// ifft_top
module ifft_top 
     (
         input   wire           clk           ,                 
         input   wire           rst           ,                 
		 input   wire           ifft_enable   ,                 
		 input   wire  [15:0]   in_0_real     ,                 
         input   wire  [15:0]   in_1_real     ,                 
         input   wire  [15:0]   in_2_real     ,                 
         input   wire  [15:0]   in_3_real     ,                 
         input   wire  [15:0]   in_4_real     ,                 
         input   wire  [15:0]   in_5_real     ,                 
         input   wire  [15:0]   in_6_real     ,                 
         input   wire  [15:0]   in_7_real     ,                 
         input   wire  [15:0]   in_8_real     ,                 
         input   wire  [15:0]   in_9_real     ,                 
         input   wire  [15:0]   in_10_real    ,                 
         input   wire  [15:0]   in_11_real    ,                 
		 input   wire  [15:0]   in_0_imag     ,                 
         input   wire  [15:0]   in_1_imag     ,                 
         input   wire  [15:0]   in_2_imag     ,                 
         input   wire  [15:0]   in_3_imag     ,                 
         input   wire  [15:0]   in_4_imag     ,                 
         input   wire  [15:0]   in_5_imag     ,                 
         input   wire  [15:0]   in_6_imag     ,                 
         input   wire  [15:0]   in_7_imag     ,                 
         input   wire  [15:0]   in_8_imag     ,                 
         input   wire  [15:0]   in_9_imag     ,                 
         input   wire  [15:0]   in_10_imag    ,                 
         input   wire  [15:0]   in_11_imag    ,                 
		 output  wire  [15:0]   ifft_out_real ,                 
		 output  wire  [15:0]   ifft_out_imag ,                 
		 output  wire           finish                          
     );
==> flow/config.mk <==
export PLATFORM = sky130hd
export DESIGN_NAME = ifft_top
export DESIGN_NICKNAME = ifft_top
export VERILOG_FILES = /design/flow/design.v
export SDC_FILE = /design/flow/constraint.sdc
export NUM_CORES = 4
export LEC_CHECK = 0
export CAP_MARGIN = 20
export CELL_PAD_IN_SITES_GLOBAL_PLACEMENT = 1
export CORE_ASPECT_RATIO = 1.12
export CORE_MARGIN = 2
export CORE_UTILIZATION = 47
export CTS_CLUSTER_SIZE = 61
export GPL_ROUTABILITY_DRIVEN = 0
export GPL_TIMING_DRIVEN = 1
export MAX_ROUTING_LAYER = met5
export MIN_ROUTING_LAYER = met1
export PLACE_DENSITY = 0.42
export SETUP_SLACK_MARGIN = 2.65
export SLEW_MARGIN = 15
export TNS_END_PERCENT = 100
==> flow/constraint.sdc <==
create_clock -name core_clock -period 12.9 [get_ports {clk}]
set_input_delay 2.5800 -clock core_clock [delete_from_list [all_inputs] [get_ports {clk}]]
set_output_delay 2.5800 -clock core_clock [all_outputs]
set_load 0.01 [all_outputs]
run.sh (not shown) runs the stock make flow with config.mk's settings and CLKGATE_MAP_FILE=.
The starting point completed and failed the layout checks on negative setup slack.
Rerun with:
- ABC_AREA: unset -> 1
- CELL_PAD_IN_SITES_GLOBAL_PLACEMENT: 1 -> 0
- CORE_UTILIZATION: 47 -> 58
- MAX_ROUTING_LAYER: met5 -> met4
- clock period: 12.9 -> 13.4 ns (I/O delays scaled with it)
Result: Now the flow finished clean. Hold slack improved by 0.025 ns. Via count is higher by roughly a tenth. Power shrinks by a few percent. Cell area hardly moves. Clock-buffer cell count increases by 15. Register-to-register slack improves by 1.2 ns. Synthesized area climbs by a few percent. Combinational power grows by about a fifth.
Rerun with:
- ABC_AREA: 1 -> unset
- CELL_PAD_IN_SITES_GLOBAL_PLACEMENT: 0 -> 1
- CORE_UTILIZATION: 58 -> 60
- CTS_CLUSTER_SIZE: 61 -> 65
- GPL_TIMING_DRIVEN: 1 -> 0
- MAX_ROUTING_LAYER: met4 -> met5
- PLACE_DENSITY: 0.42 -> unset
- clock period: 13.4 -> 12.9 ns (I/O delays scaled with it)
=> This time the run completed and failed the layout checks on negative setup slack. Clock power stays flat. Final cell count went down by 7.4%. Clock skew rises by 0.022 ns. Sequential cell count is unchanged. Final area came out lower by about 0.5%. Worst hold slack is worse by 0.0084 ns. Sequential power increases by about 5%. Die size went down by 5.5%.
Rerun with:
- CELL_PAD_IN_SITES_GLOBAL_PLACEMENT: 1 -> unset
- CORE_ASPECT_RATIO: 1.12 -> unset
- CORE_UTILIZATION: 60 -> 71
- CTS_CLUSTER_DIAMETER: unset -> 192
- CTS_CLUSTER_SIZE: 65 -> 24
- GPL_ROUTABILITY_DRIVEN: 0 -> unset
- GPL_TIMING_DRIVEN: 0 -> unset
- HOLD_SLACK_MARGIN: unset -> -0.06
- MAX_ROUTING_LAYER: met5 -> met4
- MIN_ROUTING_LAYER: met1 -> unset
- SETUP_SLACK_MARGIN: 2.65 -> 1.89
- SLEW_MARGIN: 15 -> 20
- TNS_END_PERCENT: 100 -> unset
Result: The changed run finished but failed the layout checks on negative setup slack. Clock power is lower by 39%. Global-route usage is higher by 3.7 points. Hold slack improves by 0.031 ns. Fmax is higher by 2.6%. Cell area is lower by 2.0%. Total power is lower by 17%. Setup slack improves by 0.36 ns. Non-clock buffer count is higher by 71. Via count stays flat.


sierra:
ifft_top again, from the RTL that the note above started with.
export LEC_CHECK = 0
export CAP_MARGIN = 0
export CELL_PAD_IN_SITES_GLOBAL_PLACEMENT = 0
export CORE_ASPECT_RATIO = 0.77
export CORE_MARGIN = 2
export CORE_UTILIZATION = 70
export CTS_CLUSTER_SIZE = 65
export GPL_ROUTABILITY_DRIVEN = 1
export GPL_TIMING_DRIVEN = 1
export MAX_ROUTING_LAYER = met5
export MIN_ROUTING_LAYER = met1
export PLACE_DENSITY_LB_ADDON = 0.01
export SETUP_SLACK_MARGIN = 2.65
export SLEW_MARGIN = 15
export TNS_END_PERCENT = 40
create_clock -name core_clock -period 9.01 [get_ports {clk}]
To summarise sierra: no stage aborted, but the layout did not pass its checks, failing on negative setup slack.
Changes in willow relative to sierra:
# sierra
export LEC_CHECK = 0
export CAP_MARGIN = 0
export CELL_PAD_IN_SITES_GLOBAL_PLACEMENT = 0
export CORE_ASPECT_RATIO = 0.77
export CORE_MARGIN = 2
export CORE_UTILIZATION = 70
export CTS_CLUSTER_SIZE = 65
export GPL_ROUTABILITY_DRIVEN = 1
export GPL_TIMING_DRIVEN = 1
export MAX_ROUTING_LAYER = met5
export MIN_ROUTING_LAYER = met1
export PLACE_DENSITY_LB_ADDON = 0.01
export SETUP_SLACK_MARGIN = 2.65
export SLEW_MARGIN = 15
export TNS_END_PERCENT = 40
create_clock -name core_clock -period 9.01 [get_ports {clk}]
# willow
export LEC_CHECK = 0
export CAP_MARGIN = 20
export CORE_MARGIN = 2
export CORE_UTILIZATION = 62
export SLEW_MARGIN = 20
create_clock -name core_clock -period 15.1 [get_ports {clk}]
==> results <==
- Row die area: willow higher / sierra lower
- The run with more routed wire is sierra, not willow.
- In summary, willow completed successfully, with a layout that passed the timing, design-rule and antenna checks.
- Compared to sierra, willow leaves more free space in the core.
- On number of global-route vias before repair, the higher figure sits with sierra, not willow.
- For first-pass GRT wire length, dividing the value from willow by the value from sierra gives 0.928.
- Going from sierra to willow, the setup slack was found to have gone up by 3.84 ns.
- NOTE: first-iteration DRC count in willow falls short of that of sierra
What zinc does differently from willow at the input level:
# willow
export LEC_CHECK = 0
export CAP_MARGIN = 20
export CORE_MARGIN = 2
export CORE_UTILIZATION = 62
export SLEW_MARGIN = 20
create_clock -name core_clock -period 15.1 [get_ports {clk}]
# zinc
export LEC_CHECK = 0
export CAP_MARGIN = 20
export CORE_MARGIN = 2
export CORE_UTILIZATION = 40
export SETUP_SLACK_MARGIN = 1.77
export SLEW_MARGIN = 20
create_clock -name core_clock -period 13.5 [get_ports {clk}]
## What came out
Worst hold slack: zinc vs willow down 0.013 ns
When the final numbers for zinc and willow were put side by side, the final cell count turned out to be greater in zinc.
The timing endpoint of the critical path comes out ifft_out_imag[11] in one run and ifft_out_real[15] in the other, namely in willow and zinc respectively.
[compare] base=willow new=zinc: clock-buffer cell count went down by 9.6%; depth of the critical timing path with buffers and inverters included went up by 6; total buffers and inverters traversed by the critical path went up by 5.
Compared with willow, number of placement rows in zinc increased by more than 10%.
Looking only at total routed wirelength, and setting everything else aside, the higher value of zinc and willow goes to zinc.
Edits applied to the flow inputs when going from zinc to lagoon:
# zinc
export LEC_CHECK = 0
export CAP_MARGIN = 20
export CORE_MARGIN = 2
export CORE_UTILIZATION = 40
export SETUP_SLACK_MARGIN = 1.77
export SLEW_MARGIN = 20
create_clock -name core_clock -period 13.5 [get_ports {clk}]
# lagoon
export LEC_CHECK = 0
export CAP_MARGIN = 20
export CORE_MARGIN = 2
export CORE_UTILIZATION = 52
export SLEW_MARGIN = 20
export TNS_END_PERCENT = 10
create_clock -name core_clock -period 13.3 [get_ports {clk}]
==> comparison <==
- Summary of zinc and lagoon: one run falls short of a clean finish, namely lagoon.
- The power density relative to cell area of lagoon exceeds that of zinc by 1.9%.
- In the metrics for zinc and lagoon, the one carrying the lower cell area after placement is lagoon.
- Looking at routed metal-1 wirelength across zinc and lagoon, the one that comes out lower is lagoon.


== garnet ==
ifft_top again, from the RTL that the note above started with.
Settings: LEC_CHECK=0, CAP_MARGIN=20, CORE_MARGIN=2, CORE_UTILIZATION=69, CTS_CLUSTER_SIZE=24, SETUP_SLACK_MARGIN=2.37, SLEW_MARGIN=20; clock period 12.9 ns.
| garnet | all stages done | FAIL | negative setup slack |
Setup changes, garnet to maple
- swapping 69 for 68 in CORE_UTILIZATION
- clearing SETUP_SLACK_MARGIN, which used to be 2.37
- clearing CTS_CLUSTER_SIZE, which used to be 24
- swapping 12.9 for 9.08 in the clock period (ns, I/O delays scaled along)
### Flow results
- The flow for garnet finished, though final verification flagged negative setup slack.
- In maple the implementation ran to completion but is not tape-out ready, as the final checks report negative setup slack.
- Delta (maple minus garnet): non-clock buffer count +378; via count has increased.
- Re sequential share of layout area: garnet was higher than maple.
The inputs of onyx differ from those of maple as listed below.
- CORE_UTILIZATION now 52, was 68
- CTS_CLUSTER_SIZE now 99, previously not set
- the clock period (ns, I/O delays scaled along) now 13.0, was 9.08
### Flow results
- In onyx the implementation ran to completion but is not tape-out ready, as the final checks report negative setup slack.
- Switching share of total power was higher in the run labelled maple.
- In onyx the amount of wire on met3 after detailed routing turned out 37% lower than in maple.
- [compare] base=maple new=onyx: worst setup slack went up 3.37 ns; clock skew after layout went up 0.017 ns.
- After synthesis and placement, the instance count of onyx is above that of maple.
- Sort maple and onyx by synthesis-to-finish area growth, ascending, and onyx comes first.
- onyx ends up with a total power that is about 30% lower than in maple.
- When onyx is set beside maple, its fill cell total of the finished layout turns out to be 6462 larger.
- Note that the non-clock buffer count recorded for maple amounts to 1.12 times the value seen in onyx.


Setup of v37:
Starting RTL as in the previous note.
Settings: LEC_CHECK=0, CAP_MARGIN=20, CELL_PAD_IN_SITES_GLOBAL_PLACEMENT=1, CORE_ASPECT_RATIO=1.12, CORE_MARGIN=2, CORE_UTILIZATION=60, CTS_CLUSTER_SIZE=65, GPL_ROUTABILITY_DRIVEN=1, GPL_TIMING_DRIVEN=1, MAX_ROUTING_LAYER=met5, MIN_ROUTING_LAYER=met1, PLACE_DENSITY_LB_ADDON=0.01, SETUP_SLACK_MARGIN=2.65, SLEW_MARGIN=15, TNS_END_PERCENT=100; clock period 9.01 ns.
To summarise v37: no stage aborted, but the layout did not pass its checks, failing on negative setup slack.
Here is what was changed in the inputs of v45 compared with v37.
Settings: CTS_CLUSTER_SIZE now 61, was 65; ABC_AREA now 1, previously not set; PLACE_DENSITY now 0.42, previously not set; CELL_PAD_IN_SITES_GLOBAL_PLACEMENT now 0, was 1; PLACE_DENSITY_LB_ADDON no longer set, was 0.01; CORE_UTILIZATION now 58, was 60; the clock period (ns, I/O delays scaled along) now 13.4, was 9.01.
--- outcome ---
Looking across v45 and v37, the single run that reached the end with no open violations was v45. Completing all stages was not enough for v37: its layout failed the final checks because of negative setup slack. Compared with v37, v45 shows a global-route usage that is 0.49 points lower. Post-layout total power ends up higher on v37. v45 ended up with more standard cells than v37.
Input changes introduced in v53 (baseline for comparison: v45):
Settings: swapping 1 for 0 in GPL_ROUTABILITY_DRIVEN; swapping 58 for 60 in CORE_UTILIZATION; clearing ABC_AREA, which used to be 1; swapping 100 for 40 in TNS_END_PERCENT; putting PLACE_DENSITY_LB_ADDON at 0.01 where nothing was set; swapping 61 for 65 in CTS_CLUSTER_SIZE; clearing PLACE_DENSITY, which used to be 0.42; swapping 0 for 1 in CELL_PAD_IN_SITES_GLOBAL_PLACEMENT; swapping 13.4 for 9.11 in the clock period (ns, I/O delays scaled along).
==> comparison <==
Although it ran to completion, v53 produced a layout that fails the final checks because of negative setup slack.
[compare] base=v45 new=v53: detailed-route wire length went down 15000 um; total standard cell area after synthesis fell by 1900 um2; register area stayed essentially flat.
Clock insertion delay at the later pin of the skew report (lower): v53
Relative to v45, the number of distinct library cells after synthesis measured on v53 has increased by more than 10%.
The lower die area of v53 and v45 is in v53.
In v53 the number of buffers other than clock buffers in the final layout turned out about 50% higher than in v45.
### v53 -> v42
Settings: CORE_UTILIZATION now 72, was 60; GPL_ROUTABILITY_DRIVEN now 1, was 0; CELL_PAD_IN_SITES_GLOBAL_PLACEMENT now 0, was 1; SETUP_SLACK_MARGIN now 0.36, was 2.65; the clock period (ns, I/O delays scaled along) now 12.1, was 9.11.
Findings:
Tool error GRT-0232 stopped v42 during global routing (5_1_grt); no final results. From v53 to v42, cell count after synthesis did not move at all. Diff v53..v42 | number of enable-type register cells in the synthesized netlist | unchanged. Compared with v53, in v42 worst setup slack after placement has increased; die height -8.6%; x dimension of the die now sits lower; overall die area saw a decrease. Comparing floorplan core density for v42 and v53, the bigger number came from v42. v42: placed standard-cell area 1300 um2 below v53. v53 -> v42: number of buffers added by the clock tree synthesis step decreased by a few percent. Of v42 and v53, v53 shows the higher area of the core, with v42 below it. Fraction of registers with async set or reset after synthesis came out exactly the same in v42 and v53.


nickel:
ifft_top again, from the RTL that the note above started with.
clock: 18.2 ns
lec_check: 0
cap_margin: 20
cell_pad_in_sites_global_placement: 0
core_aspect_ratio: 1.12
core_margin: 2
core_utilization: 58
cts_cluster_size: 61
gpl_routability_driven: 0
gpl_timing_driven: 1
max_routing_layer: met5
min_routing_layer: met1
place_density: 0.42
setup_slack_margin: 2.65
slew_margin: 15
tns_end_percent: 100
Every stage of the flow completed for nickel, and the final layout passed the timing, design-rule and antenna checks.
Relative to nickel, the following input files were edited for harbor:
- removing PLACE_DENSITY (formerly 0.42)
- changing CORE_UTILIZATION from 58 to 71
- changing TNS_END_PERCENT from 100 to 40
- setting PLACE_DENSITY_LB_ADDON to 0.01 for the first time
- changing CTS_CLUSTER_SIZE from 61 to 65
- changing the clock period (ns, I/O delays scaled along) from 18.2 to 13.7
[summary]
nickel vs harbor, timing endpoint of the critical path: ifft_out_real[10] vs ifft_out_imag[14]
Changes observed in harbor relative to nickel: portion of total power attributed to sequential cells up 1.4 points, global-route usage over all layers up 10 points.
Compared to nickel, harbor has total placed cells including tap cells 229 lower.
Comparing clock-buffer cell count for harbor and nickel, the smaller number came from nickel.
harbor ends up with a number of stages on the worst setup path that is 2.6% higher than in nickel.
Layout checks on harbor: not met. Flow itself completed; violations: setup timing.
What quartz does differently from harbor at the input level:
- a change of MAX_ROUTING_LAYER from met5 to met4
- a change of GPL_ROUTABILITY_DRIVEN from 0 to 1
- a change of SETUP_SLACK_MARGIN from 2.65 to 3.99
Results
For the via count, quartz came in about 1.8% higher than harbor did. Between quartz and harbor, the difference in required time of the critical path is negligible. Clock power, quartz and harbor: smaller value in quartz. Compared with harbor, quartz is the less power-hungry design. quartz ended with every stage complete and zero timing, DRC or antenna violations.
[inputs] tundra vs quartz
- a change of SETUP_SLACK_MARGIN from 3.99 to 2.29
- a change of CORE_UTILIZATION from 71 to 70
- a change of MAX_ROUTING_LAYER from met4 to met5
- a change of the clock period (ns, I/O delays scaled along) from 13.7 to 8.02
## What came out
Status tundra: flow complete, layout not clean - setup timing
Summary of tundra over quartz: endpoint required time on the critical path decreased 4.54 ns, sequential power rose by 71%, fill cell total of the finished layout shows a reduction of 10%.
Total power delta for tundra relative to quartz: 5.4 mW higher
Compared tundra vs quartz, and post-route clock period utilization is up in tundra.
quartz → tundra: total of clock buffers placed in the layout moved down, share of the final layout cell area in multi-input gates moved down, clock latency at the later pin of the worst-skew pair moved up, proportion of power drawn by the clock network moved up, worst hold slack moved up.
> inputs changed (tundra -> pepper)
- swapping 2.29 for 3.84 in SETUP_SLACK_MARGIN
- clearing GPL_ROUTABILITY_DRIVEN, which used to be 1
- swapping 65 for 54 in CTS_CLUSTER_SIZE
- clearing MIN_ROUTING_LAYER, which used to be met1
- clearing CELL_PAD_IN_SITES_GLOBAL_PLACEMENT, which used to be 0
- swapping 15 for 20 in SLEW_MARGIN
- clearing GPL_TIMING_DRIVEN, which used to be 1
- clearing MAX_ROUTING_LAYER, which used to be met5
- clearing CORE_ASPECT_RATIO, which used to be 1.12
- swapping 70 for 71 in CORE_UTILIZATION
- swapping 8.02 for 13.0 in the clock period (ns, I/O delays scaled along)
[summary]
For pepper, the launching element of the worst setup path was control_unit.current_state[2]$_DFF_PN0_, unlike tundra, where it was control_unit.current_state[3]$_DFF_PN0_. In terms of clock slew at the register clock pins of the worst setup and hold paths, tundra and pepper differ only marginally. tundra → pepper: average routed wire per standard cell lost 0.58 µm; area of the mapped netlist neither gained nor lost much. pepper: all stages done; final checks FAILED (setup timing).
Power is estimated from default activity; no workload was simulated.
